==> design.v <==
module lab1 #
(
	parameter WIDTHIN = 16,		 
	parameter WIDTHOUT = 32,	 
	parameter [WIDTHIN-1:0] A0 = 16'b01_00000000000000,  
	parameter [WIDTHIN-1:0] A1 = 16'b01_00000000000000,  
	parameter [WIDTHIN-1:0] A2 = 16'b00_10000000000000,  
	parameter [WIDTHIN-1:0] A3 = 16'b00_00101010101010,  
	parameter [WIDTHIN-1:0] A4 = 16'b00_00001010101010,  
	parameter [WIDTHIN-1:0] A5 = 16'b00_00000010001000   
)
(
	input clk,
	input reset,	
	input i_valid,
	input i_ready,
	output o_valid,
	output o_ready,
	input [WIDTHIN-1:0] i_x,
	output [WIDTHOUT-1:0] o_y
);
logic [WIDTHIN-1:0] x;	 
logic [WIDTHOUT-1:0] y_Q;	 
logic valid_Q1;		 
logic valid_Q2;		 
logic valid_Q3;
logic valid_Q4;
logic valid_Q5;
logic valid_Q6;
logic valid_Q7;
logic [WIDTHOUT-1:0] ans;	
logic enable;
logic [WIDTHOUT-1:0] m0_out;  
logic [31:0] m0_res; 
logic [WIDTHOUT-1:0] a0_out;  
logic [WIDTHOUT-1:0] m1_out;  
logic [47:0] m1_res;
logic [WIDTHOUT-1:0] a1_out;  
logic [WIDTHOUT-1:0] m2_out;  
logic [47:0] m2_res; 
logic [WIDTHOUT-1:0] a2_out;  
logic [WIDTHOUT-1:0] m3_out;  
logic [47:0] m3_res;
logic [WIDTHOUT-1:0] a3_out;  
logic [WIDTHOUT-1:0] m4_out;  
logic [47:0] m4_res;
logic [WIDTHOUT-1:0] a4_out;  
logic [WIDTHOUT-1:0] y_D;
logic [15:0] A5_reg;
logic [31:0] A4_reg;
logic [31:0] A3_reg;
logic [31:0] A2_reg;
logic [31:0] A1_reg;
logic [31:0] A0_reg;
logic [WIDTHIN-1:0] x1;
logic [WIDTHIN-1:0] x2;
logic [WIDTHIN-1:0] x3;
logic [WIDTHIN-1:0] x4;
logic [WIDTHOUT-1:0] F1;
logic [WIDTHOUT-1:0] F2;
logic [WIDTHOUT-1:0] F3;
logic [WIDTHOUT-1:0] F4;
always_comb begin
		m0_res = A5_reg * x;
		m0_out = {3'b000, m0_res [31:3]};
		a0_out = m0_out + A4_reg;
		m1_res = F4 * x4;
		m1_out = m1_res[45:14];
		a1_out = m1_out + A3_reg;
		m2_res = F3 * x3;
		m2_out = m2_res[45:14];
		a2_out = m2_out + A2_reg;
		m3_res = F2 * x2;
		m3_out = m3_res[45:14];
		a3_out = m3_out + A1_reg;
		m4_res = F1 * x1;
		m4_out = m4_res[45:14];
		a4_out = m4_out + A0_reg ;
		enable = i_ready;
end
always @(posedge clk) begin
if (enable) begin
		A5_reg <= A5;
		A4_reg <= {5'b00000, A4, 11'b00000000000};
   	F4 <= a0_out;
		x4 <= x;
		A3_reg <= {5'b00000, A3, 11'b00000000000};
		F3 <= a1_out;
		x3 <= x4;
		A2_reg <= {5'b00000, A2, 11'b00000000000};
		F2 <= a2_out;
		x2 <= x3;
		A1_reg <= {5'b00000, A1, 11'b00000000000};
   	F1 <= a3_out;
		x1 <= x2;
		A0_reg <= {5'b00000, A0, 11'b00000000000};
end		
end
always_ff @(posedge clk or posedge reset) begin
	if (reset) begin
		valid_Q1 <= 1'b0;
		valid_Q2 <= 1'b0;
		valid_Q3 <= 1'b0;
		valid_Q4 <= 1'b0;
		valid_Q5 <= 1'b0;
		valid_Q6 <= 1'b0;
		x <= 0;
		y_Q <= 0;
	end 
	else if (enable) begin
		valid_Q1 <= i_valid;
		valid_Q2 <= valid_Q1;
		valid_Q3 <= valid_Q2;
		valid_Q4 <= valid_Q3;
		valid_Q5 <= valid_Q4;
		valid_Q6 <= valid_Q5;
		x <= i_x;
		y_Q <= y_D;
	end
end
assign y_D = a4_out;
assign o_y = y_Q;
assign o_ready = i_ready;   		
assign o_valid = valid_Q6 & i_ready;	
endmodule
==> run.sh <==
#!/bin/bash
# the make line also repeats each setting of config.mk as NAME=value (left out here)
make -C /OpenROAD-flow-scripts/flow DESIGN_CONFIG=/design/flow/config.mk WORK_HOME=/design/flow/orfs CLKGATE_MAP_FILE= finish
==> config.mk <==
export PLATFORM = sky130hd
export DESIGN_NAME = lab1
export DESIGN_NICKNAME = lab1
export VERILOG_FILES = /design/flow/design.v
export SDC_FILE = /design/flow/constraint.sdc
export NUM_CORES = 4
export LEC_CHECK = 0
export ABC_AREA = 1
export CAP_MARGIN = 20
export CORE_MARGIN = 2
export CORE_UTILIZATION = 72
export CTS_CLUSTER_SIZE = 47
export PLACE_DENSITY_LB_ADDON = 0.01
export SETUP_SLACK_MARGIN = -0.34
export SLEW_MARGIN = 20
==> constraint.sdc <==
create_clock -name core_clock -period 6.16 [get_ports {clk}]
set_input_delay 1.2320 -clock core_clock [delete_from_list [all_inputs] [get_ports {clk}]]
set_output_delay 1.2320 -clock core_clock [all_outputs]
set_load 0.01 [all_outputs]
==> flow_summary.html, run 1 <==
<h2>Synthesis and place &amp; route</h2>
<table>
<tr><th>Metric</th><th>Value</th></tr>
<tr><th colspan="2">Logic synthesis</th></tr>
<tr><td>Synthesized netlist net count</td><td>10.9k</td></tr>
<tr><td>Dominant cell type by area after synthesis</td><td>fa_1</td></tr>
<tr><td>Count of library flops with an enable pin</td><td>174</td></tr>
<tr><td>Cell total in the yosys stat output</td><td>8885</td></tr>
<tr><td>Synth top area cells</td><td>fa_1 (43%), nand2_1 (14%), inv_1 (14%)</td></tr>
<tr><td>Most frequent cell after synthesis</td><td>nand2_1</td></tr>
<tr><td>Number of instances in the synthesized netlist</td><td>8885</td></tr>
<tr><td>Portion of netlist area occupied by mux cells</td><td>0%</td></tr>
<tr><td>Yosys aoi share</td><td>3.68%</td></tr>
<tr><td>Sequential share of the synthesized area</td><td>9.50%</td></tr>
<tr><td>Top post-synthesis cells by count</td><td>nand2_1 (2621), inv_1 (2532), fa_1 (1472)</td></tr>
<tr><td>Summed standard-cell area reported by yosys</td><td>0.0692 sq mm</td></tr>
<tr><td>Share of flip-flops with an asynchronous set or reset</td><td>23.7%</td></tr>
<tr><td>Number of distinct library cells after synthesis</td><td>50</td></tr>
<tr><td>Area share of the leading cell type in the synthesized netlist</td><td>42.6%</td></tr>
<tr><td>Commonest register cell after synthesis</td><td>edfxtp_1</td></tr>
<tr><td>Mean post-synth cell area</td><td>7.79 sq um</td></tr>
<tr><td>Post-synthesis instance area</td><td>0.0692 sq mm</td></tr>
<tr><td>Xor and xnor area share after synthesis</td><td>1.49%</td></tr>
<tr><td>Flip-flop and latch count after synthesis</td><td>228</td></tr>
<tr><td>Post-Synth Adder-Cell Area</td><td>51.4%</td></tr>
<tr><td>Simple logic cell fraction of the synthesized area</td><td>17.9%</td></tr>
<tr><td>Dominant comb cell</td><td>adder cells</td></tr>
<tr><td>Synth warnings</td><td>1</td></tr>
<tr><th colspan="2">Final timing</th></tr>
<tr><td>Count of pins over their slew limit</td><td>0</td></tr>
<tr><td>Count of final hold-check violations</td><td>0</td></tr>
<tr><td>Post-route setup slack</td><td>-0.370 ns</td></tr>
<tr><td>Setup violations, final</td><td>52</td></tr>
<tr><td>Unrepaired setup endpoints after global routing</td><td>yes</td></tr>
<tr><td>Transition time at the pin with the least slew margin</td><td>1.15 ns</td></tr>
<tr><td>Worst hold slack</td><td>0.493 ns</td></tr>
<tr><td>Worst slew slack as a fraction of its limit</td><td>23.1%</td></tr>
<tr><td>Final Cycle Share</td><td>106%</td></tr>
<tr><td>Post-layout minimum cycle time</td><td>6.53 ns</td></tr>
<tr><td>Achievable frequency</td><td>0.153 GHz</td></tr>
<tr><td>Final-layout setup total negative slack</td><td>-8.15 ns</td></tr>
<tr><td>Post-route clock skew</td><td>0.0500 ns</td></tr>
<tr><th colspan="2">Critical path</th></tr>
<tr><td>Register-to-register path setup slack</td><td>-0.37 ns</td></tr>
<tr><td>Peak per-stage delay on the critical path</td><td>0.69 ns</td></tr>
<tr><td>Crit path to</td><td>y_Q[31]</td></tr>
<tr><td>Launching element of the worst setup path</td><td>x1[1]</td></tr>
<tr><td>Slowest cell on the critical path</td><td>fa_2</td></tr>
<tr><td>Buffers and inverters on the worst path</td><td>7</td></tr>
<tr><td>Gate family responsible for the most delay along the worst path</td><td>adder cells</td></tr>
<tr><td>Nature of the critical path startpoint</td><td>flip-flop</td></tr>
<tr><td>Critical Path Stages</td><td>29</td></tr>
<tr><td>Reg-to-reg critical path startpoint</td><td>x1[1]</td></tr>
<tr><td>Crit end category</td><td>flip-flop</td></tr>
<tr><td>Worst endpoint data arrival time</td><td>7.02 ns</td></tr>
<tr><td>Crit Reg-Reg Endpoint</td><td>y_Q[31]</td></tr>
<tr><td>Crit path required time</td><td>6.65 ns</td></tr>
<tr><td>Depth of the worst register-to-register path</td><td>29</td></tr>
<tr><td>Setup CP Type</td><td>reg2reg</td></tr>
<tr><td>Biggest fanout along the worst timing path</td><td>5</td></tr>
<tr><th colspan="2">Detailed routing</th></tr>
<tr><td>Via-per-instance ratio</td><td>5.72</td></tr>
<tr><td>Post-route DRC</td><td>0</td></tr>
<tr><td>Drt first-iter violations</td><td>6490</td></tr>
<tr><td>Total Wirelength</td><td>220000 um</td></tr>
<tr><td>Detailed-route via count</td><td>62.2k</td></tr>
<tr><td>Antenna violation net count after detailed routing</td><td>0</td></tr>
<tr><td>1st-pass router iterations</td><td>6</td></tr>
<tr><td>Routed length per placed instance</td><td>20.2 um</td></tr>
<tr><th colspan="2">Placed design</th></tr>
<tr><td>Placed instance count</td><td>10.7k</td></tr>
<tr><td>Total of buffers placed on input and output ports</td><td>53</td></tr>
<tr><td>Global placement routability congestion</td><td>0.976</td></tr>
<tr><td>Detailed placer's ending HPWL</td><td>168000 um</td></tr>
<tr><th colspan="2">Hold path</th></tr>
<tr><td>Worst hold stages</td><td>2</td></tr>
<tr><td>Hold Path Origin</td><td>y_Q[5]</td></tr>
<tr><td>Worst min-delay path endpoint</td><td>y_Q[5]</td></tr>
<tr><td>HP Class</td><td>reg2reg</td></tr>
<tr><th colspan="2">Global route</th></tr>
<tr><td>Final global-route overflow total</td><td>0</td></tr>
<tr><td>Number of global-route vias before repair</td><td>66.1k</td></tr>
<tr><td>Pin count of the biggest net entering global routing</td><td>129</td></tr>
<tr><td>Antenna violations before repair</td><td>14</td></tr>
<tr><td>Total GRT Usage</td><td>43.4%</td></tr>
<tr><td>Wire length of the first global-routing pass</td><td>333000 um</td></tr>
<tr><th colspan="2">Clocking</th></tr>
<tr><td>TritonCTS buffer count</td><td>34</td></tr>
<tr><td>Clock-pin slew on the worst setup and hold paths</td><td>0.07 ns</td></tr>
<tr><td>Clock tree root driver cell</td><td>clkbuf_16</td></tr>
<tr><td>Deepest clock path buffer count</td><td>3</td></tr>
<tr><td>Clock sink count</td><td>228</td></tr>
<tr><td>CTS tree</td><td>built</td></tr>
<tr><td>Clk ins delay skew pair</td><td>0.65 ns</td></tr>
<tr><td>Level count of the clock H-tree</td><td>2</td></tr>
<tr><th colspan="2">Status</th></tr>
<tr><td>Violated checks</td><td>negative setup slack</td></tr>
<tr><td>Run status</td><td>complete, but fails checks</td></tr>
<tr><th colspan="2">Floorplan</th></tr>
<tr><td>Area of the placeable core</td><td>0.0952 sq mm</td></tr>
<tr><td>Std-Cell Rows</td><td>113</td></tr>
<tr><td>Die Y</td><td>314 um</td></tr>
<tr><td>FP Util</td><td>72.7%</td></tr>
<tr><td>Count of pins on the block boundary</td><td>54</td></tr>
<tr><td>Die area</td><td>0.0986 sq mm</td></tr>
<tr><td>Die boundary width</td><td>314 um</td></tr>
<tr><th colspan="2">Run</th></tr>
<tr><td>OpenROAD warnings</td><td>39</td></tr>
<tr><td>Number of maximum-capacitance constraint violations</td><td>0</td></tr>
<tr><th colspan="2">Final layout</th></tr>
<tr><td>Final-stage net count</td><td>11.6k</td></tr>
<tr><td>Non-Filler Instances</td><td>10.9k</td></tr>
<tr><td>Synth-to-Final Area Change</td><td>17.9%</td></tr>
</table>
area by class of cell:
class / count / area (sq um)
diodes: 10 / 25.0
repair buffers: 1061 / 9690
well taps: 1265 / 1580
clock buffers: 42 / 922
inverters: 2535 / 9520
fillers: 5406 / 13500
flip-flops and latches: 228 / 6580
clock inverters: 19 / 184
multi-input cells: 5713 / 53100
per-stage QoR:
stage	setup WS [ns]	util, %	instance area (sq um)
global route	-0.674	85.8	81600
global placement	-0.255	82.3	78300
detailed placement	-0.415	82.3	78300
finish	-0.370	85.8	81600
CTS	-0.338	83.5	79400
floorplan	-0.0485	-	69200
what timing repair did:
action / 4_1_cts / 5_1_grt
resized: 7 / 366
gates cloned: 0 / 10
buffers inserted: 0 / 61
setup endpoints to repair: 7 / 41
pin swaps: 0 / 83
hold buffers: 0 / 0
metal layers:
metal  track usage, %  part of all wire, %  vias up
met5                0                0.035        -
met4             29.0                  8.7       10
met3             9.38                   11     1380
met2             71.8                   47     4108
met1             51.2                   33    30000
li1                 -                    -    26700
==> run 2, diff against run 1 <==
Settings changed: ABC_AREA 1 to not set, CORE_UTILIZATION 72 to 56, CTS_CLUSTER_SIZE 47 to not set, PLACE_DENSITY_LB_ADDON 0.01 to not set, SETUP_SLACK_MARGIN -0.34 to 1.71.
Clock period 6.16 ns to 5.82 ns, I/O delays scaled along.
==> run 2 against run 1 <==
  * Still fails the layout checks on negative setup slack
  * Final area is 1.2% lower
  * Count of clock-buffer cells in the layout unchanged
  * First-iteration DRC count shrank 56%
  * Critical path depth shrank 4
  * Global-route usage down 13 points
  * Die area increased by 19%
  * Non-clock buffer count rose by 200
  * Critical endpoint is now y_Q[30]
==> flow_summary.html, run 2 <==
<h2>Synthesis and place &amp; route</h2>
<table>
<tr><th>Metric</th><th>Value</th></tr>
<tr><th colspan="2">Hold path</th></tr>
<tr><td>Hold Path Origin</td><td>x[3] (was y_Q[5])</td></tr>
<tr><td>Worst min-delay path endpoint</td><td>x4[3] (was y_Q[5])</td></tr>
<tr><td>HP Class</td><td>reg2reg (unchanged)</td></tr>
<tr><td>Worst hold stages</td><td>0 (was 2)</td></tr>
<tr><th colspan="2">Critical path</th></tr>
<tr><td>Peak per-stage delay on the critical path</td><td>0.57 ns (was 0.69 ns)</td></tr>
<tr><td>Crit end category</td><td>flip-flop (unchanged)</td></tr>
<tr><td>Critical Path Stages</td><td>25 (was 29)</td></tr>
<tr><td>Biggest fanout along the worst timing path</td><td>9 (was 5)</td></tr>
<tr><td>Crit path to</td><td>y_Q[30] (was y_Q[31])</td></tr>
<tr><td>Setup CP Type</td><td>reg2reg (unchanged)</td></tr>
<tr><td>Reg-to-reg critical path startpoint</td><td>F1[10] (was x1[1])</td></tr>
<tr><td>Worst endpoint data arrival time</td><td>7.42 ns (was 7.02 ns)</td></tr>
<tr><td>Slowest cell on the critical path</td><td>fa_2 (unchanged)</td></tr>
<tr><td>Gate family responsible for the most delay along the worst path</td><td>adder cells (unchanged)</td></tr>
<tr><td>Launching element of the worst setup path</td><td>F1[10] (was x1[1])</td></tr>
<tr><td>Crit path required time</td><td>6.26 ns (was 6.65 ns)</td></tr>
<tr><td>Nature of the critical path startpoint</td><td>flip-flop (unchanged)</td></tr>
<tr><td>Top cell by count, worst path</td><td>fa_1</td></tr>
<tr><td>Crit Reg-Reg Endpoint</td><td>y_Q[30] (was y_Q[31])</td></tr>
<tr><td>Buffers and inverters on the worst path</td><td>5 (was 7)</td></tr>
<tr><td>Register-to-register path setup slack</td><td>-1.17 ns (was -0.37 ns)</td></tr>
<tr><td>Depth of the worst register-to-register path</td><td>25 (was 29)</td></tr>
<tr><th colspan="2">Final layout</th></tr>
<tr><td>Post-layout instance area</td><td>0.0807 sq mm (was 0.0816 sq mm)</td></tr>
<tr><td>Non-Filler Instances</td><td>9416 (was 10.9k)</td></tr>
<tr><td>Final-stage net count</td><td>9858 (was 11.6k)</td></tr>
<tr><td>Synth-to-Final Area Change</td><td>25.7% (was 17.9%)</td></tr>
<tr><th colspan="2">Logic synthesis</th></tr>
<tr><td>Sequential share of the synthesized area</td><td>10.2% (was 9.50%)</td></tr>
<tr><td>Portion of netlist area occupied by mux cells</td><td>0.751% (was 0%)</td></tr>
<tr><td>Flip-flop and latch count after synthesis</td><td>228 (unchanged)</td></tr>
<tr><td>Mean post-synth cell area</td><td>9.32 sq um (was 7.79 sq um)</td></tr>
<tr><td>Number of distinct library cells after synthesis</td><td>81 (was 50)</td></tr>
<tr><td>Xor and xnor area share after synthesis</td><td>2.25% (was 1.49%)</td></tr>
<tr><td>Synth top area cells</td><td>fa_1 (46%), ha_1 (9.6%), inv_1 (9.5%) (was fa_1 (43%), nand2_1 (14%), inv_1 (14%))</td></tr>
<tr><td>Post-Synth Adder-Cell Area</td><td>55.5% (was 51.4%)</td></tr>
<tr><td>Number of instances in the synthesized netlist</td><td>6887 (was 8885)</td></tr>
<tr><td>Count of library flops with an enable pin</td><td>174 (unchanged)</td></tr>
<tr><td>Share of flip-flops with an asynchronous set or reset</td><td>23.7% (unchanged)</td></tr>
<tr><td>Summed standard-cell area reported by yosys</td><td>0.0642 sq mm (was 0.0692 sq mm)</td></tr>
<tr><td>Dominant comb cell</td><td>adder cells (unchanged)</td></tr>
<tr><td>Simple logic cell fraction of the synthesized area</td><td>15.8% (was 17.9%)</td></tr>
<tr><td>Most frequent cell after synthesis</td><td>inv_1 (was nand2_1)</td></tr>
<tr><td>Dominant cell type by area after synthesis</td><td>fa_1 (unchanged)</td></tr>
<tr><td>Cell total in the yosys stat output</td><td>6887 (was 8885)</td></tr>
<tr><td>Area share of the leading cell type in the synthesized netlist</td><td>45.9% (was 42.6%)</td></tr>
<tr><td>Yosys aoi share</td><td>4.16% (was 3.68%)</td></tr>
<tr><td>Top post-synthesis cells by count</td><td>inv_1 (1623), fa_1 (1472), nand2_1 (1235) (was nand2_1 (2621), inv_1 (2532), fa_1 (1472))</td></tr>
<tr><td>Commonest register cell after synthesis</td><td>edfxtp_1 (unchanged)</td></tr>
<tr><td>Synthesized netlist net count</td><td>8869 (was 10.9k)</td></tr>
<tr><td>Post-synthesis instance area</td><td>0.0642 sq mm (was 0.0692 sq mm)</td></tr>
<tr><td>Synth warnings</td><td>1 (unchanged)</td></tr>
<tr><th colspan="2">Final timing</th></tr>
<tr><td>Count of final hold-check violations</td><td>0 (unchanged)</td></tr>
<tr><td>Post-layout minimum cycle time</td><td>6.99 ns (was 6.53 ns)</td></tr>
<tr><td>Achievable frequency</td><td>0.143 GHz (was 0.153 GHz)</td></tr>
<tr><td>Count of pins over their slew limit</td><td>0 (unchanged)</td></tr>
<tr><td>Setup violations, final</td><td>89 (was 52)</td></tr>
<tr><td>Worst slew slack as a fraction of its limit</td><td>43.0% (was 23.1%)</td></tr>
<tr><td>Post-route setup slack</td><td>-1.17 ns (was -0.370 ns)</td></tr>
<tr><td>Unrepaired setup endpoints after global routing</td><td>yes (unchanged)</td></tr>
<tr><td>Final Cycle Share</td><td>120% (was 106%)</td></tr>
<tr><td>Post-route clock skew</td><td>0.0472 ns (was 0.0500 ns)</td></tr>
<tr><td>Transition time at the pin with the least slew margin</td><td>0.855 ns (was 1.15 ns)</td></tr>
<tr><th colspan="2">Detailed routing</th></tr>
<tr><td>Total Wirelength</td><td>173000 um (was 220000 um)</td></tr>
<tr><td>Drt first-iter violations</td><td>2857 (was 6490)</td></tr>
<tr><td>Detailed-route via count</td><td>48.9k (was 62.2k)</td></tr>
<tr><td>Routed length per placed instance</td><td>18.4 um (was 20.2 um)</td></tr>
<tr><td>Antenna violation net count after detailed routing</td><td>0 (unchanged)</td></tr>
<tr><td>Via-per-instance ratio</td><td>5.19 (was 5.72)</td></tr>
<tr><td>Post-route DRC</td><td>0 (unchanged)</td></tr>
<tr><td>1st-pass router iterations</td><td>5 (was 6)</td></tr>
<tr><th colspan="2">Floorplan</th></tr>
<tr><td>FP Util</td><td>56.3% (was 72.7%)</td></tr>
<tr><td>Die area</td><td>0.117 sq mm (was 0.0986 sq mm)</td></tr>
<tr><td>Die boundary width</td><td>343 um (was 314 um)</td></tr>
<tr><td>Area of the placeable core</td><td>0.114 sq mm (was 0.0952 sq mm)</td></tr>
<tr><td>Die Y</td><td>343 um (was 314 um)</td></tr>
<tr><td>Std-Cell Rows</td><td>124 (was 113)</td></tr>
<tr><td>Count of pins on the block boundary</td><td>54 (unchanged)</td></tr>
<tr><th colspan="2">Run</th></tr>
<tr><td>OpenROAD warnings</td><td>42 (was 39)</td></tr>
<tr><td>Number of maximum-capacitance constraint violations</td><td>0 (unchanged)</td></tr>
<tr><th colspan="2">Global route</th></tr>
<tr><td>Antenna violations before repair</td><td>3 (was 14)</td></tr>
<tr><td>Number of global-route vias before repair</td><td>52.4k (was 66.1k)</td></tr>
<tr><td>Wire length of the first global-routing pass</td><td>278000 um (was 333000 um)</td></tr>
<tr><td>Total GRT Usage</td><td>30.2% (was 43.4%)</td></tr>
<tr><td>Final global-route overflow total</td><td>0 (unchanged)</td></tr>
<tr><td>Pin count of the biggest net entering global routing</td><td>111 (was 129)</td></tr>
<tr><th colspan="2">Clocking</th></tr>
<tr><td>Clock tree root driver cell</td><td>clkbuf_16 (unchanged)</td></tr>
<tr><td>TritonCTS buffer count</td><td>34 (unchanged)</td></tr>
<tr><td>CTS tree</td><td>built (unchanged)</td></tr>
<tr><td>Clock-pin slew on the worst setup and hold paths</td><td>0.06 ns (was 0.07 ns)</td></tr>
<tr><td>Level count of the clock H-tree</td><td>2 (unchanged)</td></tr>
<tr><td>Deepest clock path buffer count</td><td>3 (unchanged)</td></tr>
<tr><td>Clk ins delay skew pair</td><td>0.60 ns (was 0.65 ns)</td></tr>
<tr><td>Post-cts hold-fix buffer tally</td><td>0 (unchanged)</td></tr>
<tr><td>Clock sink count</td><td>228 (unchanged)</td></tr>
<tr><th colspan="2">Placed design</th></tr>
<tr><td>Global placement routability congestion</td><td>0.896 (was 0.976)</td></tr>
<tr><td>Total of buffers placed on input and output ports</td><td>53 (unchanged)</td></tr>
<tr><td>Post-place setup slack</td><td>-1.42 ns (was -0.415 ns)</td></tr>
<tr><td>Placed standard-cell area</td><td>0.0745 sq mm (was 0.0783 sq mm)</td></tr>
<tr><td>Detailed placer's ending HPWL</td><td>141000 um (was 168000 um)</td></tr>
<tr><td>Placed instance count</td><td>9100 (was 10.7k)</td></tr>
<tr><th colspan="2">Status</th></tr>
<tr><td>Violated checks</td><td>negative setup slack (unchanged)</td></tr>
<tr><td>Run status</td><td>complete, but fails checks (unchanged)</td></tr>
</table>
==> run 2: repair_timing <==
action	4_1_cts	5_1_grt
buffers inserted	158	75
gates cloned	10	9
pin swaps	213	185
resized	374	305
endpoints found under the setup margin	123	125
==> run 2: layout make-up <==
type	instances	area, sq um
clock buffers	42	921
clock inverters	20	175
fillers	8963	33400
repair buffers	1261	11700
diodes	2	5.00
well taps	1512	1890
flip-flops and latches	228	6580
multi-input cells	4728	53300
inverters	1623	6100
==> run 2: layer usage <==
layer | vias up | track usage (%) | share of wire, %
met1 | 25100 | 43.4 | 44
met3 | 239 | 3.93 | 5.8
met4 | 2 | 7.82 | 2.6
met2 | 1292 | 48.7 | 47
li1 | 22300 | - | -
met5 | - | 0 | 0.0069
==> run 2: stage by stage <==
step | TNS [ns] | util (%) | hold slack [ns]
floorplan | -19.48 | - | 0.421
global placement | -52.40 | 65.4 | 0.464
detailed placement | -55.97 | 65.4 | 0.471
CTS | -52.11 | 69.1 | 0.486
global route | -76.69 | 70.7 | 0.510
finish | -56.28 | 70.7 | 0.493
==> run 3, diff against run 2 <==
Settings changed: ABC_AREA set to 1, CAP_MARGIN 20 to 10, CORE_UTILIZATION 56 to 72, CTS_CLUSTER_SIZE set to 76, SETUP_SLACK_MARGIN 1.71 to not set.
Clock period 5.82 ns to 6.02 ns, I/O delays scaled along.
==> run 3 against run 2 <==
  * The flow now stops in 5_1_grt
  * Die area down 16%
  * Synthesized cell count is 29% higher
  * Area after synthesis increased by 7.9%
==> flow_summary.html, run 3 <==
<h3>Flow metrics</h3>
<table>
<tr><th>Metric</th><th>Value</th></tr>
<tr><th colspan="2">Logic synthesis</th></tr>
<tr><td>Sequential share of the synthesized area</td><td>9.50% (was 10.2%)</td></tr>
<tr><td>Dominant cell type by area after synthesis</td><td>fa_1 (unchanged)</td></tr>
<tr><td>Number of distinct library cells after synthesis</td><td>50 (was 81)</td></tr>
<tr><td>Flip-flop and latch count after synthesis</td><td>228 (unchanged)</td></tr>
<tr><td>Xor and xnor area share after synthesis</td><td>1.49% (was 2.25%)</td></tr>
<tr><td>Cell total in the yosys stat output</td><td>8885 (was 6887)</td></tr>
<tr><td>Share of flip-flops with an asynchronous set or reset</td><td>23.7% (unchanged)</td></tr>
<tr><td>Count of library flops with an enable pin</td><td>174 (unchanged)</td></tr>
<tr><td>Post-Synth Adder-Cell Area</td><td>51.4% (was 55.5%)</td></tr>
<tr><td>Commonest register cell after synthesis</td><td>edfxtp_1 (unchanged)</td></tr>
<tr><td>Summed standard-cell area reported by yosys</td><td>0.0692 sq mm (was 0.0642 sq mm)</td></tr>
<tr><td>Most frequent cell after synthesis</td><td>nand2_1 (was inv_1)</td></tr>
<tr><td>Top post-synthesis cells by count</td><td>nand2_1 (2621), inv_1 (2532), fa_1 (1472) (was inv_1 (1623), fa_1 (1472), nand2_1 (1235))</td></tr>
<tr><td>Area share of the leading cell type in the synthesized netlist</td><td>42.6% (was 45.9%)</td></tr>
<tr><td>Simple logic cell fraction of the synthesized area</td><td>17.9% (was 15.8%)</td></tr>
<tr><td>Yosys aoi share</td><td>3.68% (was 4.16%)</td></tr>
<tr><td>Dominant comb cell</td><td>adder cells (unchanged)</td></tr>
<tr><td>Synthesized netlist net count</td><td>10.9k (was 8869)</td></tr>
<tr><td>Mean post-synth cell area</td><td>7.79 sq um (was 9.32 sq um)</td></tr>
<tr><td>Synth top area cells</td><td>fa_1 (43%), nand2_1 (14%), inv_1 (14%) (was fa_1 (46%), ha_1 (9.6%), inv_1 (9.5%))</td></tr>
<tr><td>Synth warnings</td><td>1 (unchanged)</td></tr>
<tr><td>Number of instances in the synthesized netlist</td><td>8885 (was 6887)</td></tr>
<tr><td>Portion of netlist area occupied by mux cells</td><td>0% (was 0.751%)</td></tr>
<tr><td>Post-synthesis instance area</td><td>0.0692 sq mm (was 0.0642 sq mm)</td></tr>
<tr><th colspan="2">Status</th></tr>
<tr><td>Error that ended the run</td><td>[ERROR GRT-0232] Routing congestion too high. Check the congestion heatmap in the GUI.</td></tr>
<tr><td>Stage reached</td><td>5_1_grt</td></tr>
<tr><td>Run status</td><td>aborted with a tool error (was complete, but fails checks)</td></tr>
<tr><th colspan="2">Floorplan</th></tr>
<tr><td>Die boundary width</td><td>314 um (was 343 um)</td></tr>
<tr><td>Die area</td><td>0.0986 sq mm (was 0.117 sq mm)</td></tr>
<tr><td>Count of pins on the block boundary</td><td>54 (unchanged)</td></tr>
<tr><td>Std-Cell Rows</td><td>113 (was 124)</td></tr>
<tr><td>FP Util</td><td>72.7% (was 56.3%)</td></tr>
<tr><td>Die Y</td><td>314 um (was 343 um)</td></tr>
<tr><td>Area of the placeable core</td><td>0.0952 sq mm (was 0.114 sq mm)</td></tr>
<tr><th colspan="2">Placed design</th></tr>
<tr><td>Global placement routability congestion</td><td>0.990 (was 0.896)</td></tr>
<tr><td>Detailed placer's ending HPWL</td><td>178000 um (was 141000 um)</td></tr>
<tr><td>Total of buffers placed on input and output ports</td><td>53 (unchanged)</td></tr>
<tr><td>Post-place setup slack</td><td>-0.498 ns (was -1.42 ns)</td></tr>
<tr><td>Placed instance count</td><td>10.9k (was 9100)</td></tr>
<tr><th colspan="2">Clocking</th></tr>
<tr><td>TritonCTS buffer count</td><td>34 (unchanged)</td></tr>
<tr><td>Clock tree root driver cell</td><td>clkbuf_16 (unchanged)</td></tr>
<tr><td>Deepest clock path buffer count</td><td>3 (unchanged)</td></tr>
<tr><td>Clock sink count</td><td>228 (unchanged)</td></tr>
<tr><td>Level count of the clock H-tree</td><td>2 (unchanged)</td></tr>
<tr><td>Post-cts hold-fix buffer tally</td><td>0 (unchanged)</td></tr>
<tr><th colspan="2">Global route</th></tr>
<tr><td>Final global-route overflow total</td><td>4704</td></tr>
<tr><td>Total GRT Usage</td><td>94.7%</td></tr>
</table>
run 3: layer usage:
layer	overflow	track usage (%)
met5	4	47.0
met4	1198	106
met3	85	78.6
met2	3352	115
met1	65	87.2
run 3: repair_timing:
item | in CTS
resized | 862
endpoints found under the setup margin | 58
setup buffers | 197
pin swaps | 385
gates cloned | 11
run 3: per-stage QoR:
step                      utilization (%)  cell area (sq um)
after CTS                            90.0              85600
after detailed placement             83.3              79300
after global placement               83.3              79300
after floorplan                         -              69300
==> run 4, diff against run 3 <==
Settings changed: CAP_MARGIN 10 to 20, CELL_PAD_IN_SITES_DETAIL_PLACEMENT set to 0, CORE_ASPECT_RATIO set to 0.81, CORE_UTILIZATION 72 to 30, CTS_CLUSTER_SIZE 76 to not set, PLACE_DENSITY_LB_ADDON set to 0.07, TNS_END_PERCENT set to 45.
Clock period 6.02 ns to 8.0 ns, I/O delays scaled along.
==> run 4 against run 3 <==
  * Now clean on timing, DRC and antenna
  * Synthesized cell count unchanged
  * Area after synthesis unchanged
  * Die area up 140%
==> flow_summary.html, run 4 <==
<h2>Synthesis and place &amp; route</h2>
<table>
<tr><th>Metric</th><th>Value</th></tr>
<tr><th colspan="2">Logic synthesis</th></tr>
<tr><td>Synth top area cells</td><td>fa_1 (43%), nand2_1 (14%), inv_1 (14%) (unchanged)</td></tr>
<tr><td>Portion of netlist area occupied by mux cells</td><td>0% (unchanged)</td></tr>
<tr><td>Count of library flops with an enable pin</td><td>174 (unchanged)</td></tr>
<tr><td>Share of flip-flops with an asynchronous set or reset</td><td>23.7% (unchanged)</td></tr>
<tr><td>Yosys aoi share</td><td>3.68% (unchanged)</td></tr>
<tr><td>Cell total in the yosys stat output</td><td>8885 (unchanged)</td></tr>
<tr><td>Number of distinct library cells after synthesis</td><td>50 (unchanged)</td></tr>
<tr><td>Area share of the leading cell type in the synthesized netlist</td><td>42.6% (unchanged)</td></tr>
<tr><td>Dominant comb cell</td><td>adder cells (unchanged)</td></tr>
<tr><td>Synthesized netlist net count</td><td>10.9k (unchanged)</td></tr>
<tr><td>Top post-synthesis cells by count</td><td>nand2_1 (2621), inv_1 (2532), fa_1 (1472) (unchanged)</td></tr>
<tr><td>Summed standard-cell area reported by yosys</td><td>0.0692 sq mm (unchanged)</td></tr>
<tr><td>Most frequent cell after synthesis</td><td>nand2_1 (unchanged)</td></tr>
<tr><td>Dominant cell type by area after synthesis</td><td>fa_1 (unchanged)</td></tr>
<tr><td>Simple logic cell fraction of the synthesized area</td><td>17.9% (unchanged)</td></tr>
<tr><td>Number of instances in the synthesized netlist</td><td>8885 (unchanged)</td></tr>
<tr><td>Xor and xnor area share after synthesis</td><td>1.49% (unchanged)</td></tr>
<tr><td>Sequential share of the synthesized area</td><td>9.50% (unchanged)</td></tr>
<tr><td>Post-synthesis instance area</td><td>0.0692 sq mm (unchanged)</td></tr>
<tr><td>Mean post-synth cell area</td><td>7.79 sq um (unchanged)</td></tr>
<tr><td>Synth warnings</td><td>1 (unchanged)</td></tr>
<tr><td>Flip-flop and latch count after synthesis</td><td>228 (unchanged)</td></tr>
<tr><td>Commonest register cell after synthesis</td><td>edfxtp_1 (unchanged)</td></tr>
<tr><td>Post-Synth Adder-Cell Area</td><td>51.4% (unchanged)</td></tr>
<tr><th colspan="2">Final timing</th></tr>
<tr><td>Achievable frequency</td><td>0.134 GHz</td></tr>
<tr><td>Worst hold slack</td><td>0.485 ns</td></tr>
<tr><td>Unrepaired setup endpoints after global routing</td><td>no</td></tr>
<tr><td>Post-route setup slack</td><td>0.556 ns</td></tr>
<tr><td>Worst slew slack as a fraction of its limit</td><td>20.6%</td></tr>
<tr><td>Final-layout setup total negative slack</td><td>0 ns</td></tr>
<tr><td>Count of pins over their slew limit</td><td>0</td></tr>
<tr><td>Post-layout minimum cycle time</td><td>7.44 ns</td></tr>
<tr><td>Count of final hold-check violations</td><td>0</td></tr>
<tr><td>Post-route clock skew</td><td>0.0440 ns</td></tr>
<tr><td>Setup violations, final</td><td>0</td></tr>
<tr><td>Transition time at the pin with the least slew margin</td><td>1.19 ns</td></tr>
<tr><td>Final Cycle Share</td><td>93.1%</td></tr>
<tr><th colspan="2">Clocking</th></tr>
<tr><td>Clock tree root driver cell</td><td>clkbuf_16 (unchanged)</td></tr>
<tr><td>Post-cts hold-fix buffer tally</td><td>0 (unchanged)</td></tr>
<tr><td>CTS tree</td><td>built</td></tr>
<tr><td>Clk ins delay skew pair</td><td>0.64 ns</td></tr>
<tr><td>Clock sink count</td><td>228 (unchanged)</td></tr>
<tr><td>TritonCTS buffer count</td><td>36 (was 34)</td></tr>
<tr><td>Deepest clock path buffer count</td><td>3 (unchanged)</td></tr>
<tr><td>Level count of the clock H-tree</td><td>2 (unchanged)</td></tr>
<tr><td>Clock-pin slew on the worst setup and hold paths</td><td>0.06 ns</td></tr>
<tr><th colspan="2">Placed design</th></tr>
<tr><td>Total of buffers placed on input and output ports</td><td>53 (unchanged)</td></tr>
<tr><td>Global placement routability congestion</td><td>0.894 (was 0.990)</td></tr>
<tr><td>Detailed placer's ending HPWL</td><td>187000 um (was 178000 um)</td></tr>
<tr><td>Post-place setup slack</td><td>0.254 ns (was -0.498 ns)</td></tr>
<tr><th colspan="2">Critical path</th></tr>
<tr><td>Peak per-stage delay on the critical path</td><td>0.89 ns</td></tr>
<tr><td>Crit end category</td><td>flip-flop</td></tr>
<tr><td>Depth of the worst register-to-register path</td><td>25</td></tr>
<tr><td>Crit path to</td><td>F3[18]</td></tr>
<tr><td>Worst endpoint data arrival time</td><td>7.79 ns</td></tr>
<tr><td>Crit Reg-Reg Endpoint</td><td>F3[18]</td></tr>
<tr><td>Biggest fanout along the worst timing path</td><td>19</td></tr>
<tr><td>Register-to-register path setup slack</td><td>0.56 ns</td></tr>
<tr><td>Setup CP Type</td><td>reg2reg</td></tr>
<tr><td>Nature of the critical path startpoint</td><td>flip-flop</td></tr>
<tr><td>Slowest cell on the critical path</td><td>edfxtp_1</td></tr>
<tr><td>Buffers and inverters on the worst path</td><td>5</td></tr>
<tr><td>Gate family responsible for the most delay along the worst path</td><td>adder cells</td></tr>
<tr><td>Reg-to-reg critical path startpoint</td><td>x4[3]</td></tr>
<tr><td>Critical Path Stages</td><td>25</td></tr>
<tr><td>Crit path required time</td><td>8.35 ns</td></tr>
<tr><td>Launching element of the worst setup path</td><td>x4[3]</td></tr>
<tr><th colspan="2">Final layout</th></tr>
<tr><td>Final-stage net count</td><td>10.7k</td></tr>
<tr><td>Utilization after layout</td><td>32.4%</td></tr>
<tr><td>Synth-to-Final Area Change</td><td>7.38%</td></tr>
<tr><th colspan="2">Global route</th></tr>
<tr><td>Wire length of the first global-routing pass</td><td>360000 um</td></tr>
<tr><td>Total GRT Usage</td><td>20.1%</td></tr>
<tr><td>Antenna violations before repair</td><td>10</td></tr>
<tr><td>Pin count of the biggest net entering global routing</td><td>73</td></tr>
<tr><td>Final global-route overflow total</td><td>0</td></tr>
<tr><td>Number of global-route vias before repair</td><td>58.6k</td></tr>
<tr><th colspan="2">Detailed routing</th></tr>
<tr><td>Routed length per placed instance</td><td>19.3 um</td></tr>
<tr><td>Antenna violation net count after detailed routing</td><td>0</td></tr>
<tr><td>Detailed-route via count</td><td>53.2k</td></tr>
<tr><td>Drt first-iter violations</td><td>3493</td></tr>
<tr><td>Via-per-instance ratio</td><td>4.51</td></tr>
<tr><td>1st-pass router iterations</td><td>7</td></tr>
<tr><td>Post-route DRC</td><td>0</td></tr>
<tr><td>Total Wirelength</td><td>227000 um</td></tr>
<tr><th colspan="2">Status</th></tr>
<tr><td>Run status</td><td>finished clean (was aborted with a tool error)</td></tr>
<tr><th colspan="2">Floorplan</th></tr>
<tr><td>Die area</td><td>0.235 sq mm (was 0.0986 sq mm)</td></tr>
<tr><td>Area of the placeable core</td><td>0.229 sq mm (was 0.0952 sq mm)</td></tr>
<tr><td>Die Y</td><td>436 um (was 314 um)</td></tr>
<tr><td>FP Util</td><td>30.2% (was 72.7%)</td></tr>
<tr><td>Count of pins on the block boundary</td><td>54 (unchanged)</td></tr>
<tr><td>Std-Cell Rows</td><td>158 (was 113)</td></tr>
<tr><td>Die boundary width</td><td>538 um (was 314 um)</td></tr>
<tr><th colspan="2">Hold path</th></tr>
<tr><td>Worst hold stages</td><td>2</td></tr>
<tr><td>Hold Path Origin</td><td>y_Q[21]</td></tr>
<tr><td>HP Class</td><td>reg2reg</td></tr>
<tr><td>Worst min-delay path endpoint</td><td>y_Q[21]</td></tr>
<tr><th colspan="2">Run</th></tr>
<tr><td>OpenROAD warnings</td><td>35</td></tr>
<tr><td>Number of maximum-capacitance constraint violations</td><td>0</td></tr>
</table>
==> run 4: cell type report <==
type / instances / area [sq um]
Clock inverter: 22 / 282
Antenna cell: 4 / 10.0
Sequential cell: 228 / 6580
Timing Repair Buffer: 194 / 1610
Tap cell: 3040 / 3800
Fill cell: 24600 / 155000
Multi-Input combinational cell: 5713 / 51600
Clock buffer: 43 / 947
Inverter: 2535 / 9520
==> run 4: layer usage <==
metal / routed length (um) / GRT usage, % / share of wire [%] / vias to the layer above
li1: - / - / - / 24900
met5: 0 / 0 / 0 / -
met4: 2930 / 2.99 / 1.3 / 0
met1: 118000 / 31.3 / 52 / 27100
met3: 11500 / 2.57 / 5.0 / 129
met2: 94900 / 29.8 / 42 / 1069
==> run 4: timing repair <==
action,CTS,global route
endpoints found under the setup margin,0,1
setup buffers,0,0
resized,0,1
==> run 4: metrics by stage <==
step	cells	cell area [sq um]
floorplan	8885	69200
finish	11800	74300
global placement	11700	73100
global route	11800	74300
detailed placement	11700	73100
CTS	11800	74300
==> run 5, diff against run 4 <==
Settings changed: CAP_MARGIN 20 to 15, CELL_PAD_IN_SITES_DETAIL_PLACEMENT 0 to 1, CELL_PAD_IN_SITES_GLOBAL_PLACEMENT set to 1, CORE_ASPECT_RATIO 0.81 to 0.87, CORE_MARGIN 2 to 5, CORE_UTILIZATION 30 to 34, CTS_CLUSTER_SIZE set to 25, HOLD_SLACK_MARGIN set to 0.19, MIN_ROUTING_LAYER set to met2, PLACE_DENSITY_LB_ADDON 0.07 to not set, TNS_END_PERCENT 45 to 35.
Clock period 8.0 ns to 8.72 ns, I/O delays scaled along.
==> run 5 against run 4 <==
  * Sequential cell count unchanged
  * Via count increased by 39%
  * Largest cell class unchanged
  * Register-to-register slack improved by 0.51 ns
==> flow_summary.html, run 5 <==
<h2>Synthesis and place &amp; route</h2>
<table>
<tr><th>Metric</th><th>Value</th></tr>
<tr><th colspan="2">Placed design</th></tr>
<tr><td>Placed standard-cell area</td><td>0.0724 sq mm (was 0.0731 sq mm)</td></tr>
<tr><td>Total of buffers placed on input and output ports</td><td>53 (unchanged)</td></tr>
<tr><td>Placed instance count</td><td>11.4k (was 11.7k)</td></tr>
<tr><td>Detailed placer's ending HPWL</td><td>189000 um (was 187000 um)</td></tr>
<tr><td>Global placement routability congestion</td><td>0.933 (was 0.894)</td></tr>
<tr><th colspan="2">Global route</th></tr>
<tr><td>Antenna violations before repair</td><td>0 (was 10)</td></tr>
<tr><td>Wire length of the first global-routing pass</td><td>369000 um (was 360000 um)</td></tr>
<tr><td>Number of global-route vias before repair</td><td>92.5k (was 58.6k)</td></tr>
<tr><td>Final global-route overflow total</td><td>0 (unchanged)</td></tr>
<tr><td>Total GRT Usage</td><td>33.3% (was 20.1%)</td></tr>
<tr><td>Pin count of the biggest net entering global routing</td><td>55 (was 73)</td></tr>
<tr><th colspan="2">Clocking</th></tr>
<tr><td>TritonCTS buffer count</td><td>37 (was 36)</td></tr>
<tr><td>CTS tree</td><td>built (unchanged)</td></tr>
<tr><td>Post-CTS setup repair buffer count</td><td>0 (unchanged)</td></tr>
<tr><td>Post-cts resize count</td><td>0 (unchanged)</td></tr>
<tr><td>Clock sink count</td><td>228 (unchanged)</td></tr>
<tr><td>Level count of the clock H-tree</td><td>2 (unchanged)</td></tr>
<tr><td>Clock tree root driver cell</td><td>clkbuf_16 (unchanged)</td></tr>
<tr><td>Post-cts hold-fix buffer tally</td><td>0 (unchanged)</td></tr>
<tr><td>Deepest clock path buffer count</td><td>3 (unchanged)</td></tr>
<tr><td>Clk ins delay skew pair</td><td>0.64 ns (about the same)</td></tr>
<tr><td>Clock-pin slew on the worst setup and hold paths</td><td>0.07 ns (was 0.06 ns)</td></tr>
<tr><th colspan="2">Critical path</th></tr>
<tr><td>Reg-to-reg critical path startpoint</td><td>x1[8] (was x4[3])</td></tr>
<tr><td>Gate family responsible for the most delay along the worst path</td><td>adder cells (unchanged)</td></tr>
<tr><td>Biggest fanout along the worst timing path</td><td>17 (was 19)</td></tr>
<tr><td>Launching element of the worst setup path</td><td>x1[8] (was x4[3])</td></tr>
<tr><td>Crit end category</td><td>flip-flop (unchanged)</td></tr>
<tr><td>Slowest cell on the critical path</td><td>edfxtp_1 (unchanged)</td></tr>
<tr><td>Worst endpoint data arrival time</td><td>8.15 ns (was 7.79 ns)</td></tr>
<tr><td>Nature of the critical path startpoint</td><td>flip-flop (unchanged)</td></tr>
<tr><td>Peak per-stage delay on the critical path</td><td>1.12 ns (was 0.89 ns)</td></tr>
<tr><td>Crit path required time</td><td>9.22 ns (was 8.35 ns)</td></tr>
<tr><td>Buffers and inverters on the worst path</td><td>5 (unchanged)</td></tr>
<tr><td>Crit path to</td><td>y_Q[31] (was F3[18])</td></tr>
<tr><td>Register-to-register path setup slack</td><td>1.07 ns (was 0.56 ns)</td></tr>
<tr><td>Crit Reg-Reg Endpoint</td><td>y_Q[31] (was F3[18])</td></tr>
<tr><td>Top cell by count, worst path</td><td>fa_1</td></tr>
<tr><td>Depth of the worst register-to-register path</td><td>27 (was 25)</td></tr>
<tr><td>Critical Path Stages</td><td>27 (was 25)</td></tr>
<tr><td>Setup CP Type</td><td>reg2reg (unchanged)</td></tr>
<tr><th colspan="2">Logic synthesis</th></tr>
<tr><td>Sequential share of the synthesized area</td><td>9.50% (unchanged)</td></tr>
<tr><td>Simple logic cell fraction of the synthesized area</td><td>17.9% (unchanged)</td></tr>
<tr><td>Post-Synth Adder-Cell Area</td><td>51.4% (unchanged)</td></tr>
<tr><td>Xor and xnor area share after synthesis</td><td>1.49% (unchanged)</td></tr>
<tr><td>Top post-synthesis cells by count</td><td>nand2_1 (2621), inv_1 (2532), fa_1 (1472) (unchanged)</td></tr>
<tr><td>Number of instances in the synthesized netlist</td><td>8885 (unchanged)</td></tr>
<tr><td>Count of library flops with an enable pin</td><td>174 (unchanged)</td></tr>
<tr><td>Share of flip-flops with an asynchronous set or reset</td><td>23.7% (unchanged)</td></tr>
<tr><td>Area share of the leading cell type in the synthesized netlist</td><td>42.6% (unchanged)</td></tr>
<tr><td>Synthesized netlist net count</td><td>10.9k (unchanged)</td></tr>
<tr><td>Synth warnings</td><td>1 (unchanged)</td></tr>
<tr><td>Dominant comb cell</td><td>adder cells (unchanged)</td></tr>
<tr><td>Dominant cell type by area after synthesis</td><td>fa_1 (unchanged)</td></tr>
<tr><td>Most frequent cell after synthesis</td><td>nand2_1 (unchanged)</td></tr>
<tr><td>Cell total in the yosys stat output</td><td>8885 (unchanged)</td></tr>
<tr><td>Yosys aoi share</td><td>3.68% (unchanged)</td></tr>
<tr><td>Commonest register cell after synthesis</td><td>edfxtp_1 (unchanged)</td></tr>
<tr><td>Synth top area cells</td><td>fa_1 (43%), nand2_1 (14%), inv_1 (14%) (unchanged)</td></tr>
<tr><td>Portion of netlist area occupied by mux cells</td><td>0% (unchanged)</td></tr>
<tr><td>Flip-flop and latch count after synthesis</td><td>228 (unchanged)</td></tr>
<tr><td>Summed standard-cell area reported by yosys</td><td>0.0692 sq mm (unchanged)</td></tr>
<tr><td>Post-synthesis instance area</td><td>0.0692 sq mm (unchanged)</td></tr>
<tr><td>Mean post-synth cell area</td><td>7.79 sq um (unchanged)</td></tr>
<tr><td>Number of distinct library cells after synthesis</td><td>50 (unchanged)</td></tr>
<tr><th colspan="2">Floorplan</th></tr>
<tr><td>Std-Cell Rows</td><td>154 (was 158)</td></tr>
<tr><td>Die area</td><td>0.213 sq mm (was 0.235 sq mm)</td></tr>
<tr><td>Die boundary width</td><td>494 um (was 538 um)</td></tr>
<tr><td>Count of pins on the block boundary</td><td>54 (unchanged)</td></tr>
<tr><td>FP Util</td><td>34.2% (was 30.2%)</td></tr>
<tr><td>Area of the placeable core</td><td>0.203 sq mm (was 0.229 sq mm)</td></tr>
<tr><td>Die Y</td><td>431 um (was 436 um)</td></tr>
<tr><th colspan="2">Hold path</th></tr>
<tr><td>Worst hold stages</td><td>2 (unchanged)</td></tr>
<tr><td>HP Class</td><td>reg2reg (unchanged)</td></tr>
<tr><td>Worst min-delay path endpoint</td><td>y_Q[12] (was y_Q[21])</td></tr>
<tr><td>Hold Path Origin</td><td>y_Q[12] (was y_Q[21])</td></tr>
<tr><th colspan="2">Detailed routing</th></tr>
<tr><td>Via-per-instance ratio</td><td>6.48 (was 4.51)</td></tr>
<tr><td>Detailed-route via count</td><td>74.1k (was 53.2k)</td></tr>
<tr><td>Antenna violation net count after detailed routing</td><td>0 (unchanged)</td></tr>
<tr><td>Post-route DRC</td><td>0 (unchanged)</td></tr>
<tr><td>Total Wirelength</td><td>235000 um (was 227000 um)</td></tr>
<tr><td>1st-pass router iterations</td><td>6 (was 7)</td></tr>
<tr><td>Drt first-iter violations</td><td>8725 (was 3493)</td></tr>
<tr><td>Routed length per placed instance</td><td>20.5 um (was 19.3 um)</td></tr>
<tr><th colspan="2">Final timing</th></tr>
<tr><td>Count of final hold-check violations</td><td>0 (unchanged)</td></tr>
<tr><td>Setup violations, final</td><td>0 (unchanged)</td></tr>
<tr><td>Final Cycle Share</td><td>87.7% (was 93.1%)</td></tr>
<tr><td>Transition time at the pin with the least slew margin</td><td>1.19 ns (about the same)</td></tr>
<tr><td>Post-layout minimum cycle time</td><td>7.65 ns (was 7.44 ns)</td></tr>
<tr><td>Count of pins over their slew limit</td><td>0 (unchanged)</td></tr>
<tr><td>Achievable frequency</td><td>0.131 GHz (was 0.134 GHz)</td></tr>
<tr><td>Final-layout setup total negative slack</td><td>0 ns (unchanged)</td></tr>
<tr><td>Unrepaired setup endpoints after global routing</td><td>no (unchanged)</td></tr>
<tr><td>Post-route clock skew</td><td>0.0434 ns (was 0.0440 ns)</td></tr>
<tr><td>Worst slew slack as a fraction of its limit</td><td>20.6% (about the same)</td></tr>
<tr><td>Worst hold slack</td><td>0.484 ns (was 0.485 ns)</td></tr>
<tr><th colspan="2">Final layout</th></tr>
<tr><td>Non-Filler Instances</td><td>11.4k (was 11.8k)</td></tr>
<tr><td>Synth-to-Final Area Change</td><td>6.76% (was 7.38%)</td></tr>
<tr><td>Final-stage net count</td><td>10.7k (about the same)</td></tr>
<tr><td>Utilization after layout</td><td>36.5% (was 32.4%)</td></tr>
<tr><td>Post-layout instance area</td><td>0.0739 sq mm (was 0.0743 sq mm)</td></tr>
<tr><th colspan="2">Run</th></tr>
<tr><td>Number of maximum-capacitance constraint violations</td><td>0 (unchanged)</td></tr>
<tr><td>OpenROAD warnings</td><td>35 (unchanged)</td></tr>
<tr><th colspan="2">Status</th></tr>
<tr><td>Run status</td><td>finished clean (unchanged)</td></tr>
</table>
[run 5: final cells by class]
class	count	area, sq um
diodes	8	20.0
clock buffers	45	966
clock inverters	21	332
fillers	24700	129000
inverters	2535	9520
multi-input cells	5713	51600
flip-flops and latches	228	6580
well taps	2730	3420
repair buffers	165	1490
[run 5: stage by stage]
stage          worst slack (ns)
6_report                   1.07
2_1_floorplan              2.51
4_1_cts                    1.29
5_1_grt                   0.594
3_3_place_gp               1.28
3_5_place_dp               1.33
[run 5: layer usage]
metal / track usage, % / routed length [um] / vias to the layer above / share of wire, %
li1: - / - / 24800 / -
met1: - / 0 / 27800 / 0
met2: 37.0 / 115000 / 20200 / 49
met3: 50.1 / 106000 / 1315 / 45
met4: 3.06 / 11900 / 71 / 5.1
met5: 12.4 / 2470 / - / 1.1
==> run 6, diff against run 5 <==
Settings changed: ABC_AREA 1 to not set, CAP_MARGIN 15 to 20, CELL_PAD_IN_SITES_DETAIL_PLACEMENT 1 to 0, CELL_PAD_IN_SITES_GLOBAL_PLACEMENT 1 to 2, CORE_ASPECT_RATIO 0.87 to not set, CORE_MARGIN 5 to 2, CORE_UTILIZATION 34 to 50, CTS_CLUSTER_SIZE 25 to not set, GPL_ROUTABILITY_DRIVEN set to 0, HOLD_SLACK_MARGIN 0.19 to 0.12, MAX_ROUTING_LAYER set to met4, MIN_ROUTING_LAYER met2 to not set, PLACE_DENSITY set to 0.48, SLEW_MARGIN 20 to 5, TNS_END_PERCENT 35 to not set.
Clock period 8.72 ns to 9.02 ns, I/O delays scaled along.
==> run 6 against run 5 <==
  * Count of clock-buffer cells in the layout decreased by 6
  * Routed wire length is 25% lower
  * Final area shrank 8.4%
  * Non-clock buffer count rose by 16
  * Setup slack lost 0.37 ns
  * Fmax decreased by 8.1%
  * Die area shrank 38%
  * Sequential share of layout area is 0.82 points higher
==> flow_summary.html, run 6 <==
<h2>Synthesis and place &amp; route</h2>
<table>
<tr><th>Metric</th><th>Value</th></tr>
<tr><th colspan="2">Status</th></tr>
<tr><td>Run status</td><td>finished clean (unchanged)</td></tr>
<tr><th colspan="2">Floorplan</th></tr>
<tr><td>Std-Cell Rows</td><td>131 (was 154)</td></tr>
<tr><td>FP Util</td><td>50.3% (was 34.2%)</td></tr>
<tr><td>Die area</td><td>0.131 sq mm (was 0.213 sq mm)</td></tr>
<tr><th colspan="2">Clocking</th></tr>
<tr><td>Deepest clock path buffer count</td><td>3 (unchanged)</td></tr>
<tr><td>Level count of the clock H-tree</td><td>1 (was 2)</td></tr>
<tr><td>Post-cts hold-fix buffer tally</td><td>0 (unchanged)</td></tr>
<tr><td>CTS tree</td><td>built (unchanged)</td></tr>
<tr><td>Post-CTS setup repair buffer count</td><td>0 (unchanged)</td></tr>
<tr><td>Post-cts resize count</td><td>0 (unchanged)</td></tr>
<tr><td>TritonCTS buffer count</td><td>31 (was 37)</td></tr>
<tr><td>Clk ins delay skew pair</td><td>0.63 ns (was 0.64 ns)</td></tr>
<tr><td>Clock tree root driver cell</td><td>clkbuf_16 (unchanged)</td></tr>
<tr><th colspan="2">Final timing</th></tr>
<tr><td>Count of pins over their slew limit</td><td>0 (unchanged)</td></tr>
<tr><td>Worst hold slack</td><td>0.499 ns (was 0.484 ns)</td></tr>
<tr><td>Post-route clock skew</td><td>0.0147 ns (was 0.0434 ns)</td></tr>
<tr><td>Count of final hold-check violations</td><td>0 (unchanged)</td></tr>
<tr><td>Post-route setup slack</td><td>0.695 ns (was 1.07 ns)</td></tr>
<tr><td>Worst slew slack as a fraction of its limit</td><td>22.8% (was 20.6%)</td></tr>
<tr><td>Final-layout setup total negative slack</td><td>0 ns (unchanged)</td></tr>
<tr><td>Transition time at the pin with the least slew margin</td><td>1.16 ns (was 1.19 ns)</td></tr>
<tr><th colspan="2">Hold path</th></tr>
<tr><td>Worst min-delay path endpoint</td><td>y_Q[22] (was y_Q[12])</td></tr>
<tr><td>Hold Path Origin</td><td>y_Q[22] (was y_Q[12])</td></tr>
<tr><th colspan="2">Logic synthesis</th></tr>
<tr><td>Most frequent cell after synthesis</td><td>inv_1 (was nand2_1)</td></tr>
<tr><td>Synth warnings</td><td>1 (unchanged)</td></tr>
<tr><td>Commonest register cell after synthesis</td><td>edfxtp_1 (unchanged)</td></tr>
<tr><td>Simple logic cell fraction of the synthesized area</td><td>15.8% (was 17.9%)</td></tr>
<tr><td>Number of distinct library cells after synthesis</td><td>81 (was 50)</td></tr>
<tr><td>Cell total in the yosys stat output</td><td>6887 (was 8885)</td></tr>
<tr><td>Yosys aoi share</td><td>4.16% (was 3.68%)</td></tr>
<tr><td>Post-Synth Adder-Cell Area</td><td>55.5% (was 51.4%)</td></tr>
<tr><td>Post-synthesis instance area</td><td>0.0642 sq mm (was 0.0692 sq mm)</td></tr>
<tr><td>Flip-flop and latch count after synthesis</td><td>228 (unchanged)</td></tr>
<tr><td>Sequential share of the synthesized area</td><td>10.2% (was 9.50%)</td></tr>
<tr><td>Share of flip-flops with an asynchronous set or reset</td><td>23.7% (unchanged)</td></tr>
<tr><td>Synthesized netlist net count</td><td>8869 (was 10.9k)</td></tr>
<tr><td>Dominant comb cell</td><td>adder cells (unchanged)</td></tr>
<tr><td>Area share of the leading cell type in the synthesized netlist</td><td>45.9% (was 42.6%)</td></tr>
<tr><th colspan="2">Critical path</th></tr>
<tr><td>Nature of the critical path startpoint</td><td>flip-flop (unchanged)</td></tr>
<tr><td>Worst endpoint data arrival time</td><td>8.70 ns (was 8.15 ns)</td></tr>
<tr><td>Reg-to-reg critical path startpoint</td><td>x2[1] (was x1[8])</td></tr>
<tr><td>Top cell by count, worst path</td><td>fa_1 (unchanged)</td></tr>
<tr><td>Critical Path Stages</td><td>24 (was 27)</td></tr>
<tr><td>Register-to-register path setup slack</td><td>0.69 ns (was 1.07 ns)</td></tr>
<tr><td>Gate family responsible for the most delay along the worst path</td><td>adder cells (unchanged)</td></tr>
<tr><td>Slowest cell on the critical path</td><td>edfxtp_1 (unchanged)</td></tr>
<tr><td>Peak per-stage delay on the critical path</td><td>0.82 ns (was 1.12 ns)</td></tr>
<tr><th colspan="2">Run</th></tr>
<tr><td>OpenROAD warnings</td><td>37 (was 35)</td></tr>
<tr><th colspan="2">Final layout</th></tr>
<tr><td>Synth-to-Final Area Change</td><td>5.44% (was 6.76%)</td></tr>
<tr><td>Final-stage net count</td><td>8775 (was 10.7k)</td></tr>
<tr><th colspan="2">Detailed routing</th></tr>
<tr><td>1st-pass router iterations</td><td>7 (was 6)</td></tr>
<tr><td>Drt first-iter violations</td><td>2601 (was 8725)</td></tr>
<tr><td>Total Wirelength</td><td>176000 um (was 235000 um)</td></tr>
<tr><td>Number of inserted diodes</td><td>0 (was 8)</td></tr>
<tr><td>Via-per-instance ratio</td><td>5.27 (was 6.48)</td></tr>
<tr><th colspan="2">Placed design</th></tr>
<tr><td>Post-place setup slack</td><td>0.730 ns (was 1.33 ns)</td></tr>
<tr><td>Detailed placer's ending HPWL</td><td>138000 um (was 189000 um)</td></tr>
<tr><td>Total of buffers placed on input and output ports</td><td>53 (unchanged)</td></tr>
<tr><th colspan="2">Global route</th></tr>
<tr><td>Total GRT Usage</td><td>29.0% (was 33.3%)</td></tr>
<tr><td>Pin count of the biggest net entering global routing</td><td>63 (was 55)</td></tr>
<tr><td>Number of global-route vias before repair</td><td>49.4k (was 92.5k)</td></tr>
</table>
run 6: through the flow:
| stage | cell area [sq um] | cells | util, % |
|---|---|---|---|
| final | 67700 | 8480 | 53.1 |
| after global routing | 67700 | 8480 | 53.1 |
| after CTS | 67600 | 8478 | 53.0 |
| after detailed placement | 66600 | 8420 | 52.2 |
| after global placement | 66600 | 8420 | 52.2 |
| after floorplan | 64200 | 6887 | - |
run 6: per-layer routing:
metal  GRT usage (%)  wire length, um  vias to the layer above
li1                -                -                    20100
met1            39.4            77200                    23400
met2            47.9            86000                     1039
met3            2.79             8710                      191
met4            6.03             3970                        0
met5               -                0                        -
run 6: cell type report:
class / count / share of cell area (%)
multi-input combinational: 4728 / 74.4
sequential: 228 / 9.72
inverter: 1623 / 9.00
tap: 1662 / 3.07
timing repair buffer: 181 / 2.29
clock buffer: 39 / 1.27
clock inverter: 19 / 0.263
